== run 1 ==
// Attention_top
module Attention_top #(
    parameter INPUT_WIDTH = 8,
    parameter NUM_CODE_WIDTH = 5,
    parameter MATRIX_SIZE = 3,
    parameter ADDR_WIDTH = $clog2(MATRIX_SIZE**2<<2),
    parameter OUTPUT_WIDTH = $clog2(MATRIX_SIZE*(2**INPUT_WIDTH))-1
)(
    input clk,
    input reset_n,
    input start,
    input softmax_req,DATA_write_EN,
    input  [INPUT_WIDTH*MATRIX_SIZE-1:0] Q_INPUT,
    input [INPUT_WIDTH*MATRIX_SIZE-1:0] MATRIX_INPUT,
    output reg [MATRIX_SIZE*OUTPUT_WIDTH-1:0] Output_RESULT,
    input output_req
);
Size: ~6500 cells after synthesis, roughly 81 I/O pins, roughly 0.058 mm2 of cells after synthesis.
==> flow/config.mk <==
export PLATFORM = sky130hd
export DESIGN_NAME = Attention_top
export DESIGN_NICKNAME = Attention_top
export VERILOG_FILES = /design/flow/design.v
export SDC_FILE = /design/flow/constraint.sdc
export NUM_CORES = 4
export LEC_CHECK = 0
export ABC_AREA = 1
export CAP_MARGIN = 0
export CELL_PAD_IN_SITES_DETAIL_PLACEMENT = 1
export CELL_PAD_IN_SITES_GLOBAL_PLACEMENT = 0
export CORE_MARGIN = 5
export CORE_UTILIZATION = 49
export CTS_CLUSTER_SIZE = 84
export HOLD_SLACK_MARGIN = 0.16
export MAX_ROUTING_LAYER = met4
export MIN_ROUTING_LAYER = met1
export SETUP_SLACK_MARGIN = 1.32
export SLEW_MARGIN = 30
export TNS_END_PERCENT = 5
==> flow/constraint.sdc <==
create_clock -name core_clock -period 4.53 [get_ports {clk}]
set_input_delay 0.9060 -clock core_clock [delete_from_list [all_inputs] [get_ports {clk}]]
set_output_delay 0.9060 -clock core_clock [all_outputs]
set_load 0.01 [all_outputs]
run.sh (not shown) runs the stock make flow with config.mk's settings and CLKGATE_MAP_FILE=.
#### Input delta (run 2 over run 1)
- CORE_ASPECT_RATIO now 1.51, previously not set
- CORE_UTILIZATION now 54, was 49
- CAP_MARGIN now 20, was 0
- HOLD_SLACK_MARGIN no longer set, was 0.16
- ABC_AREA no longer set, was 1
- SETUP_SLACK_MARGIN no longer set, was 1.32
- GPL_TIMING_DRIVEN now 0, previously not set
- MIN_ROUTING_LAYER no longer set, was met1
- TNS_END_PERCENT no longer set, was 5
- SLEW_MARGIN now 20, was 30
- CTS_CLUSTER_SIZE no longer set, was 84
- CELL_PAD_IN_SITES_GLOBAL_PLACEMENT no longer set, was 0
- CORE_MARGIN now 2, was 5
- the clock period (ns, I/O delays scaled along) now 3.47, was 4.53
--- outcome ---
Finished, but not clean: run 2, with setup timing.
Compared with run 1, run 2 improves worst hold slack.
Taking run 1 as the reference point, the sum of routed wire length over all layers of run 2 rises by 16%.
Combinational share of cell area, run 1 and run 2: higher on run 2
The following lists how run 3 was set up differently from run 2:
- a deleted MAX_ROUTING_LAYER that had been met4
- a deleted CELL_PAD_IN_SITES_DETAIL_PLACEMENT that had been 1
- a change of CORE_UTILIZATION from 54 to 62
- an added ABC_AREA of 1
- a deleted CORE_ASPECT_RATIO that had been 1.51
- a deleted GPL_TIMING_DRIVEN that had been 0
- a change of the clock period (ns, I/O delays scaled along) from 3.47 to 2.3
Notes after the runs:
- Every stage of run 3 finished as expected; the final checks, on the other hand, flagged setup timing, which means the layout fails.
- Between run 3 and run 2, it is run 3 whose gate count after technology mapping is higher, by 1249.
- Relative to run 2, cell area has increased by about 16% in run 3.
- Taking run 2 as the reference, in run 3 worst-case register-to-register setup slack lost 0.66 ns, peak ir drop on the vdd network climbed about 70%, transition time at the pin with the least slew margin has decreased.
- When run 3 is measured against run 2, its non-clock buffer count turns out about 180% higher.
- There was hardly any difference in post-synthesis cell area between run 3 and run 2.
- Going from run 2 to run 3, wire length fell by 0.44%; global-route usage over all layers fell by 0.27 points; switching power rose by 19 mW.
- Side by side, sequential cell area share turned out lower in run 3 than in run 2.
Modified inputs, run 4 compared to run 3
- CAP_MARGIN now 0, was 20
- CORE_ASPECT_RATIO now 0.5, previously not set
- CTS_CLUSTER_SIZE now 88, previously not set
- CTS_CLUSTER_DIAMETER now 355, previously not set
- PLACE_DENSITY now 0.4, previously not set
- CORE_UTILIZATION now 72, was 62
Results
- Taking run 3 as the reference, in run 4 fraction of registers with async set or reset after synthesis has remained practically unchanged, width of the chip has increased, core utilization at floorplan has increased, routability congestion estimate from global placement has increased.
- The run showing the smaller die footprint is run 4.
- TritonCTS sink count: run 3 vs run 4 — no meaningful difference
- Run 4 did not finish; the tool stopped in global routing with error ODB-0269.
- Run 4 against run 3: netlist area before placement saw little to no change, post-placement worst setup slack saw a decrease, area fraction in mux cells saw little to no change.
### run 4 -> run 5
- CORE_ASPECT_RATIO removed (was 0.5)
- CTS_CLUSTER_SIZE removed (was 88)
- CTS_CLUSTER_DIAMETER removed (was 355)
- ABC_AREA removed (was 1)
- SETUP_SLACK_MARGIN newly set to -0.21
- CAP_MARGIN changed from 0 to 20
- PLACE_DENSITY changed from 0.4 to 0.37
- the clock period (ns, I/O delays scaled along) changed from 2.3 to 2.75
### Flow results
- Status run 5: flow complete, layout not clean - setup timing
- Re gate count of the mapped netlist: run 4 was higher than run 5.
- CTS sink count: run 4 vs run 5 identical
- Re die footprint: run 4 and run 5 aren't equal, and the lower value belongs to run 5.
- On synthesized area, run 4 and run 5 are neck and neck.
- Diff run 5..run 4 | post-synthesis adder-cell area fraction | negligible
diff inputs: run 5 => run 6
- CTS_CLUSTER_DIAMETER: unset -> 381
- PLACE_DENSITY: 0.37 -> unset
- the clock period (ns, I/O delays scaled along): 2.75 -> 2.73
Findings:
In run 6 the implementation ran to completion but is not tape-out ready, as the final checks report setup timing.
Final clock period utilization by the worst path, run 5 and run 6: smaller value in run 5
Run 6 vs run 5 — final setup slack of the worst path dropped 0.56 ns.
When the final numbers for run 5 and run 6 were put side by side, the worst endpoint required time turned out to be greater in run 6.
Relative to run 5, the via density per instance measured on run 6 has increased by a little under 10%.
Going from run 5 to run 6, utilization grows by 0.85 points.


Attention_top again, from the RTL that the note above started with.
==> flow/config.mk <==
export PLATFORM = sky130hd
export DESIGN_NAME = Attention_top
export DESIGN_NICKNAME = Attention_top
export VERILOG_FILES = /design/flow/design.v
export SDC_FILE = /design/flow/constraint.sdc
export NUM_CORES = 4
export LEC_CHECK = 0
export ABC_AREA = 1
export CAP_MARGIN = 20
export CORE_ASPECT_RATIO = 1.39
export CORE_MARGIN = 2
export CORE_UTILIZATION = 72
export CTS_CLUSTER_DIAMETER = 397
export CTS_CLUSTER_SIZE = 98
export PLACE_DENSITY = 0.4
export SETUP_SLACK_MARGIN = 0.29
export SLEW_MARGIN = 20
==> flow/constraint.sdc <==
create_clock -name core_clock -period 2.48 [get_ports {clk}]
set_input_delay 0.4960 -clock core_clock [delete_from_list [all_inputs] [get_ports {clk}]]
set_output_delay 0.4960 -clock core_clock [all_outputs]
set_load 0.01 [all_outputs]
The baseline failed in global routing.
==> next run, changes <==
- ABC_AREA: 1 -> unset
- CORE_ASPECT_RATIO: 1.39 -> unset
- CORE_UTILIZATION: 72 -> 37
- CTS_CLUSTER_DIAMETER: 397 -> unset
- CTS_CLUSTER_SIZE: 98 -> unset
- PLACE_DENSITY: 0.4 -> unset
- SETUP_SLACK_MARGIN: 0.29 -> unset
- clock period: 2.48 -> 4.14 ns (I/O delays scaled with it)
Outcome: The changed run went through all stages and came out clean; die area increases by 93%; synthesized area hardly moves; synthesized cell count shrinks by 19%.


## exp/yarrow
Starting RTL as in the previous note.
clock: 2.81 ns
lec_check: 0
abc_area: 1
cap_margin: 20
cell_pad_in_sites_global_placement: 2
core_margin: 2
core_utilization: 40
cts_cluster_diameter: 199
max_routing_layer: met4
slew_margin: 5
From the logs: exp/yarrow reached the end of the flow and failed the layout checks with negative setup slack.
Modified inputs, exp/indigo compared to exp/yarrow
- MAX_ROUTING_LAYER: met4 -> unset
- CORE_UTILIZATION: 40 -> 66
- CELL_PAD_IN_SITES_GLOBAL_PLACEMENT: 2 -> unset
- ABC_AREA: 1 -> unset
- CTS_CLUSTER_DIAMETER: 199 -> unset
- SLEW_MARGIN: 5 -> 20
- the clock period (ns, I/O delays scaled along): 2.81 -> 3.43
==> comparison <==
- exp/yarrow and exp/indigo: one clean run, exp/indigo; the rest did not finish clean.
- [compare] base=exp/yarrow new=exp/indigo: minimum period implied by the final worst setup slack went up 0.41 ns, area share of xor/xnor cells in the synthesized design increased 1.8 points, synthesis area per yosys ~0 delta, global-route wire length before repair went down about 14%, area after synthesis comparable.
- In exp/indigo, the wire length came out 28000 microns below the value in exp/yarrow.
- Compared to exp/yarrow, exp/indigo has clock-cell share of area 0.29 points lower.
- Changes observed in exp/indigo relative to exp/yarrow: critical path required time picked up an extra 0.58 ns, utilization moved up.
Inputs modified between exp/indigo and exp/juniper:
- PLACE_DENSITY: unset -> 0.64
- CORE_UTILIZATION: 66 -> 72
- SETUP_SLACK_MARGIN: unset -> 0.87
- CTS_CLUSTER_SIZE: unset -> 38
--- outcome ---
Largest fanout on the critical path delta for exp/juniper relative to exp/indigo: 8 lower
When the final numbers for exp/indigo and exp/juniper were put side by side, the maximum number of pins on one net before global-route repair turned out to be smaller in exp/juniper.
Summary: with exp/indigo as the reference, number of fillers in the final layout in exp/juniper moved down by more than half.
Design internal power delta (exp/juniper − exp/indigo): unfavourable
Between exp/indigo and exp/juniper, clock power share decreased.
In the tables for exp/indigo and exp/juniper, routed wire length reads lower with exp/indigo.
exp/indigo: flow completed, timing, DRC and antenna clean
The flow for exp/juniper finished, though final verification flagged max-capacitance violations, max-slew violations, negative setup slack.
## Diff of input files: exp/sierra against exp/juniper
- CORE_UTILIZATION now 52, was 72
- SETUP_SLACK_MARGIN no longer set, was 0.87
- PLACE_DENSITY no longer set, was 0.64
- CTS_CLUSTER_SIZE no longer set, was 38
- the clock period (ns, I/O delays scaled along) now 2.53, was 3.43
--- outcome ---
- exp/sierra: non-clock buffer count is about 43% higher than what exp/juniper reported.
- Per the comparison of exp/sierra with exp/juniper, fmax +57 MHz; slew at the pin closest to its max-slew limit saw a decrease.
- exp/sierra finished every stage; the final checks, however, were not passed, the failures being negative setup slack.
- The flow for exp/juniper finished, though final verification flagged max-capacitance violations, max-slew violations, negative setup slack.
- exp/sierra vs exp/juniper: maximum number of pins on one net before global-route repair down
- Aggregate negative setup slack: lower on exp/sierra
- When exp/sierra is set beside exp/juniper, its share of the clock period used by the worst path turns out to be 13 points larger.
- exp/sierra ends up with lower wire length than exp/juniper does.
- Re number of search-and-repair iterations in the first detailed-routing pass: exp/sierra is 22 down on exp/juniper.
- The run showing the smaller final hold slack is exp/juniper.
- exp/juniper → exp/sierra: total power rose about 28%, clock transition at the registers of the reported paths about even.
No activity file was given, so power comes from the tool's default toggle rates.
